==> inputs of job 498 <==
==> flow/design.v <==
`timescale 1ns / 1ps
module Module_of_number
#(   
    parameter W_IN = 26,
    parameter W_OUT = 27
) (
    input  wire [W_IN -1:0 ] Input_a,
    input  wire [W_IN -1:0 ] Input_b,
    output wire [W_OUT-1:0 ] Output
);
wire  sign_a ;
wire  sign_b ;    
reg   [W_IN-1:0] module_a; 
reg   [W_IN-1:0] module_b;
assign  sign_a = Input_a[W_IN-1];
assign  sign_b = Input_b[W_IN-1];
always @* begin : async_proc
    case (sign_a)
        1'b0 : module_a =  Input_a;
        1'b1 : module_a = -Input_a;
    endcase
    case (sign_b)
        1'b0 : module_b =  Input_b;
        1'b1 : module_b = -Input_b;
    endcase
end
assign Output  = module_a + module_b;
endmodule
`timescale 1ns / 1ps
module EMA_Module
#(   
    parameter BWIDTH = 13,
    parameter DWIDTH = 27,
    parameter OUTWIDTH = 48   
) (
    input  wire clk,
    input  wire rst,
    input  wire [BWIDTH-1:0     ] Filter_Coefficient,
    input  wire [DWIDTH-1:0     ] Port_Data,
    input  wire                   Valid,
    output wire                   Valid_out_ema,
    output wire [OUTWIDTH-1:0   ] Filter_Out
);
reg        [DWIDTH-1:0]   Data;
reg        [BWIDTH-1:0]   Coeff_2;
reg        [BWIDTH-1:0]   Coeff_1;
reg signed [DWIDTH-1:0]   Pread; 
reg signed [OUTWIDTH-1:0] accum;
reg signed [OUTWIDTH-1:0] c;
reg Valid_1,Valid_2,Valid_3;
wire signed [DWIDTH+6:0] accum_shift ;
wire signed [DWIDTH-1:0] accum_raunding ;
assign accum_shift    = accum[OUTWIDTH-1:14   ];  
assign accum_raunding = accum_shift[DWIDTH-1:0];  
always @(posedge clk) begin
  if (rst) begin
    Data    <= 0;
    Coeff_1 <= 0;
    Coeff_2 <= 0;
    Pread   <= 0;
    accum   <= 0;
    c       <= 0;
    Valid_1 <= 1'b0;
    Valid_2 <= 1'b0;
    Valid_3 <= 1'b0;
  end else begin
    Valid_1 <= Valid;
    if (Valid) begin
        Data    <= Port_Data;
    end
    Coeff_1 <= Filter_Coefficient;
    Valid_2 <= Valid_1;
    Pread   <= $signed({1'b0,Data})  - accum_raunding;  
    Coeff_2 <= Coeff_1;
    if (Valid_2) begin
        accum   <= $signed({{5{1'b0}},Coeff_2}) * Pread + c;
        Valid_3 <= Valid_2;
    end
    if (Valid_3) begin
        c     <= accum;
    end
  end
end
assign Filter_Out = accum;
assign Valid_out_ema  = Valid_2;
endmodule
`timescale 1ns / 1ps
module Error
#(   
    parameter BWIDTH = 13,
    parameter AWIDTH = 27,
    parameter DWIDTH = 8,
    parameter OUTWIDTH = 48   
) (
    input  wire clk,
    input  wire rst,
    input  wire [BWIDTH-1:0     ] Error_Coefficient,
    input  wire [AWIDTH-1:0     ] Port_Data_A,
    input  wire [DWIDTH-1:0     ] R_level,
    input  wire                   Valid,
    output wire                   Valid_out_error,
    output wire [OUTWIDTH-1:0   ] Error_Out
);
reg signed [AWIDTH-1:0]   Data;
reg        [BWIDTH-1:0]   Coeff_2;
reg        [BWIDTH-1:0]   Coeff_1;
reg signed [DWIDTH-1:0]   Pread;
reg        [DWIDTH-1:0]   R_trig; 
reg signed [OUTWIDTH-1:0] accum;
reg signed [OUTWIDTH-1:0] c;
reg Valid_1,Valid_2;
always @(posedge clk) begin
  if (rst) begin
	R_trig  <= 0;
	Valid_1 <= 1'b0;
	Coeff_1 <= 0;
	Data    <= 0;
	Pread   <= 0;
	Valid_2 <= 1'b0;
	Coeff_2 <= 0;
	accum   <= 0;
	c       <= 0;
  end else begin
	R_trig  <= R_level;
	Valid_1 <= Valid;
	Coeff_1 <= Error_Coefficient;
	Data    <= Port_Data_A;
    Pread   <= $signed({1'b0,R_trig})  - Data;
	Valid_2 <= Valid_1;
	Coeff_2 <= Coeff_1;
	if (Valid_2) begin
		accum <= $signed({{5{1'b0}},Coeff_2}) * Pread + c;
	end
	c <= accum;
  end
end
assign Valid_out_error = Valid_2;
assign Error_Out = accum;
endmodule
`timescale 1ns / 1ps
module Test1
    #(   
    parameter W_IN        = 16,
    parameter W_IN_MODULE = 26,
    parameter BWIDTH      = 18,
    parameter FILTERWIDTH = 13,
    parameter AWIDTH      = 30,
    parameter DWIDTH      = 27,
    parameter DFWIDTH     = 18,
    parameter RWIDTH      = 8,
    parameter RFWIDTH     = 6,
    parameter DSPWIDTH    = 48,
    parameter MULTWIDTH   = DWIDTH + W_IN ,
    parameter RZEROS      = DFWIDTH - RFWIDTH,
    parameter W_OUT       = 16
) (
    input  wire clk,
    input  wire rst,
    input  wire [W_IN -1:0  	] s_chans_dataI,
    input  wire [W_IN -1:0  	] s_chans_dataQ,
    input  wire              	  s_chans_valid,
    input  wire [FILTERWIDTH-1:0] Filter_Coefficient,
    input  wire [FILTERWIDTH-1:0] Error_Coefficient,
    input  wire [RWIDTH-1:0     ] R_level,
    output wire              	  Valid_Out,
    output wire [W_IN_MODULE-1:0] OutputI,
    output wire [W_IN_MODULE-1:0] OutputQ
);
wire        [W_IN_MODULE:0] Module_Out;  
wire signed [DSPWIDTH-1:0 ] EMA_Out ;    
wire signed [DWIDTH+6:0   ] EMA_Out_Shift;  
wire signed [DWIDTH-1:0   ] EMA_Out_Round;  
wire        [DWIDTH-1:0   ] R_with_zeros;
wire signed [DSPWIDTH-1:0 ] Error_Out ;
wire signed [DWIDTH+6:0   ] Error_Out_Shift;  
wire signed [DWIDTH-1:0   ] Error_Out_Round;  
wire valid_connection,valid_error,valid_out_error;
reg   [0:0]  Valid_1,Valid_2;
reg  signed [W_IN-1:0       ] received_Qsignal;
reg  signed [W_IN-1:0       ] received_Isignal;
reg  signed [MULTWIDTH-1:0  ] first_Qmult;
reg  signed [MULTWIDTH-1:0  ] first_Imult;
wire signed [W_IN_MODULE-1:0] first_Qmult_round ;
wire signed [W_IN_MODULE-1:0] first_Imult_round ;
wire signed [W_IN-1:0       ] Satureted_real;
wire signed [W_IN-1:0       ] Satureted_imag;
reg  signed [W_IN_MODULE-1:0] Q_out_reg;
reg  signed [W_IN_MODULE-1:0] I_out_reg;
    assign Valid_Out  = valid_out_error;
    assign OutputQ    = Q_out_reg;
    assign OutputI    = I_out_reg;
always @(posedge clk) begin
  if (rst) begin
    received_Isignal <= 0;
    received_Qsignal <= 0;
    first_Imult      <= 0;
    first_Qmult      <= 0;
    Valid_1          <= 1'b0;
    Valid_2          <= 1'b0;
    I_out_reg        <= 0;
    Q_out_reg        <= 0;
  end else begin
    if(s_chans_valid) begin
        received_Isignal <= s_chans_dataI;  
        received_Qsignal <= s_chans_dataQ;  
    end
    first_Imult <= received_Isignal * Error_Out_Round;  
    first_Qmult <= received_Qsignal * Error_Out_Round;  
    Valid_1     <= s_chans_valid;
    Valid_2     <= Valid_1;
    if (Valid_Out)begin
        I_out_reg     <= first_Imult_round;  
        Q_out_reg     <= first_Qmult_round;  
    end
  end
 end
assign EMA_Out_Shift = EMA_Out[DSPWIDTH-1:14];  
assign EMA_Out_Round = EMA_Out_Shift[DWIDTH-1:0];  
assign R_with_zeros = {R_level,{RZEROS{1'b0}}};
assign Error_Out_Shift = Error_Out[DSPWIDTH-1:10];  
assign Error_Out_Round = Error_Out_Shift[DWIDTH-1:0];  
assign first_Imult_round = first_Imult[MULTWIDTH-1:17];  
assign first_Qmult_round = first_Qmult[MULTWIDTH-1:17];  
    Module_of_number #(
        .W_IN(W_IN_MODULE),  
        .W_OUT(W_IN_MODULE+1)  
    ) inst_Module_of_number (
        .Input_a   (first_Imult_round),
        .Input_b   (first_Qmult_round),
        .Output    (Module_Out)
    );
    EMA_Module #(
        .BWIDTH(FILTERWIDTH),  
        .DWIDTH(DWIDTH),  
        .OUTWIDTH(DSPWIDTH) 
    ) inst_EMA_Module (
        .clk  (clk),
        .rst  (rst),
        .Filter_Coefficient (Filter_Coefficient),
        .Port_Data (Module_Out) ,
        .Valid (Valid_2),
        .Valid_out_ema (valid_error),
        .Filter_Out (EMA_Out)
    );
    Error #(
        .BWIDTH(FILTERWIDTH),
        .AWIDTH(DWIDTH),
        .DWIDTH(DWIDTH),
        .OUTWIDTH(DSPWIDTH)
    ) inst_Error (
        .clk               (clk),
        .rst               (rst),
        .Error_Coefficient (Error_Coefficient),
        .Port_Data_A       (EMA_Out_Round),
        .R_level           (R_with_zeros),
        .Valid             (valid_error),
        .Valid_out_error   (valid_out_error),
        .Error_Out         (Error_Out)
    );
endmodule
==> flow/run.sh <==
#!/bin/bash
# the make line also repeats each setting of config.mk as NAME=value (left out here)
make -C /OpenROAD-flow-scripts/flow DESIGN_CONFIG=/design/flow/config.mk WORK_HOME=/design/flow/orfs CLKGATE_MAP_FILE= finish
==> flow/config.mk <==
export PLATFORM = sky130hd
export DESIGN_NAME = Test1
export DESIGN_NICKNAME = Test1
export VERILOG_FILES = /design/flow/design.v
export SDC_FILE = /design/flow/constraint.sdc
export NUM_CORES = 4
export LEC_CHECK = 0
export CAP_MARGIN = 40
export CORE_MARGIN = 2
export CORE_UTILIZATION = 72
export CTS_CLUSTER_DIAMETER = 100
export GPL_ROUTABILITY_DRIVEN = 1
export MAX_ROUTING_LAYER = met5
export MIN_ROUTING_LAYER = met1
export PLACE_DENSITY_LB_ADDON = 0.28
export SLEW_MARGIN = 20
export TNS_END_PERCENT = 100
==> flow/constraint.sdc <==
create_clock -name core_clock -period 7.54 [get_ports {clk}]
set_input_delay 1.5080 -clock core_clock [delete_from_list [all_inputs] [get_ports {clk}]]
set_output_delay 1.5080 -clock core_clock [all_outputs]
set_load 0.01 [all_outputs]
==> job 4300 (differences from job 498) <==
Settings changed: CAP_MARGIN 40 to 0, CTS_CLUSTER_DIAMETER 100 to 360, CTS_CLUSTER_SIZE from default to 22, GPL_ROUTABILITY_DRIVEN 1 to default, MAX_ROUTING_LAYER met5 to default, MIN_ROUTING_LAYER met1 to default, PLACE_DENSITY from default to 0.65, PLACE_DENSITY_LB_ADDON 0.28 to default, SETUP_SLACK_MARGIN from default to 0.92, TNS_END_PERCENT 100 to default.
==> flow/constraint.sdc (replaced) <==
create_clock -name core_clock -period 7.75 [get_ports {clk}]
set_input_delay 1.5500 -clock core_clock [delete_from_list [all_inputs] [get_ports {clk}]]
set_output_delay 1.5500 -clock core_clock [all_outputs]
set_load 0.01 [all_outputs]
==> qor summary <==
| quantity | job 498 | job 4300 |
|---|---|---|
| Maximum number of pins on one net before global-route repair | 195 | 181 |
| Internal | 6.56 mW | 5.27 mW |
| Count of vias placed by the detailed router | 59347 | 57157 |
| Origin of the worst setup path | inst_Error.Coeff_2[2]$_SDFF_PP0_ | inst_EMA_Module.Coeff_2[3]$_SDFF_PP0_ |
| Result of the run | finished with violations | finished with violations |
| Layout check failures | negative setup slack | negative setup slack |
| Setup Slack @ Placement | -666 ps | -363 ps |
| Standby leakage power | 39.6 nW | 38.8 nW |
| Combined buffer and inverter count along the critical path | 6 | 12 |
| Buffers excl. clock | 770 | 723 |
| Tally of clock buffers in the finished layout | 70 | 26 |
| Antenna diode instance count | 3 | 5 |
| Worst setup path endpoint | inst_Error.accum[33]$_SDFFE_PP0P_ | inst_EMA_Module.accum[39]$_SDFFE_PP0P_ |
| Post-detailed-placement half-perimeter wirelength | 161000 um | 156000 um |
| Worst reg2reg path startpoint | inst_Error.Coeff_2[2]$_SDFF_PP0_ | inst_EMA_Module.Coeff_2[3]$_SDFF_PP0_ |
| Worst hold start | inst_Error.Valid_1$_SDFF_PP0_ | inst_EMA_Module.Coeff_1[9]$_SDFF_PP0_ |
| Met1 capacity usage during global routing | 50.5% | 46.6% |
| Met2 Use GR | 65.2% | 63.7% |
| CP max stage delay | 550 ps | 540 ps |
| Placed Cells incl. Taps | 9941 | 9855 |
| GRT Resource Usage Total | 39.9% | 36.9% |
| Fin crit period | 8170 ps | 7950 ps |
| Total of cells resized after clock tree synthesis | 206 | 210 |
| Via count of the first global-routing pass | 64039 | 60483 |
| Final core utilization | 83.0% | 82.1% |
| Internal reg-to-reg setup slack | -630 ps | -200 ps |
| Fraction of power spent switching nets | 40.7% | 42.2% |
| Arrival time worst endpoint | 8680 ps | 8520 ps |
Power is estimated from default activity; no workload was simulated.
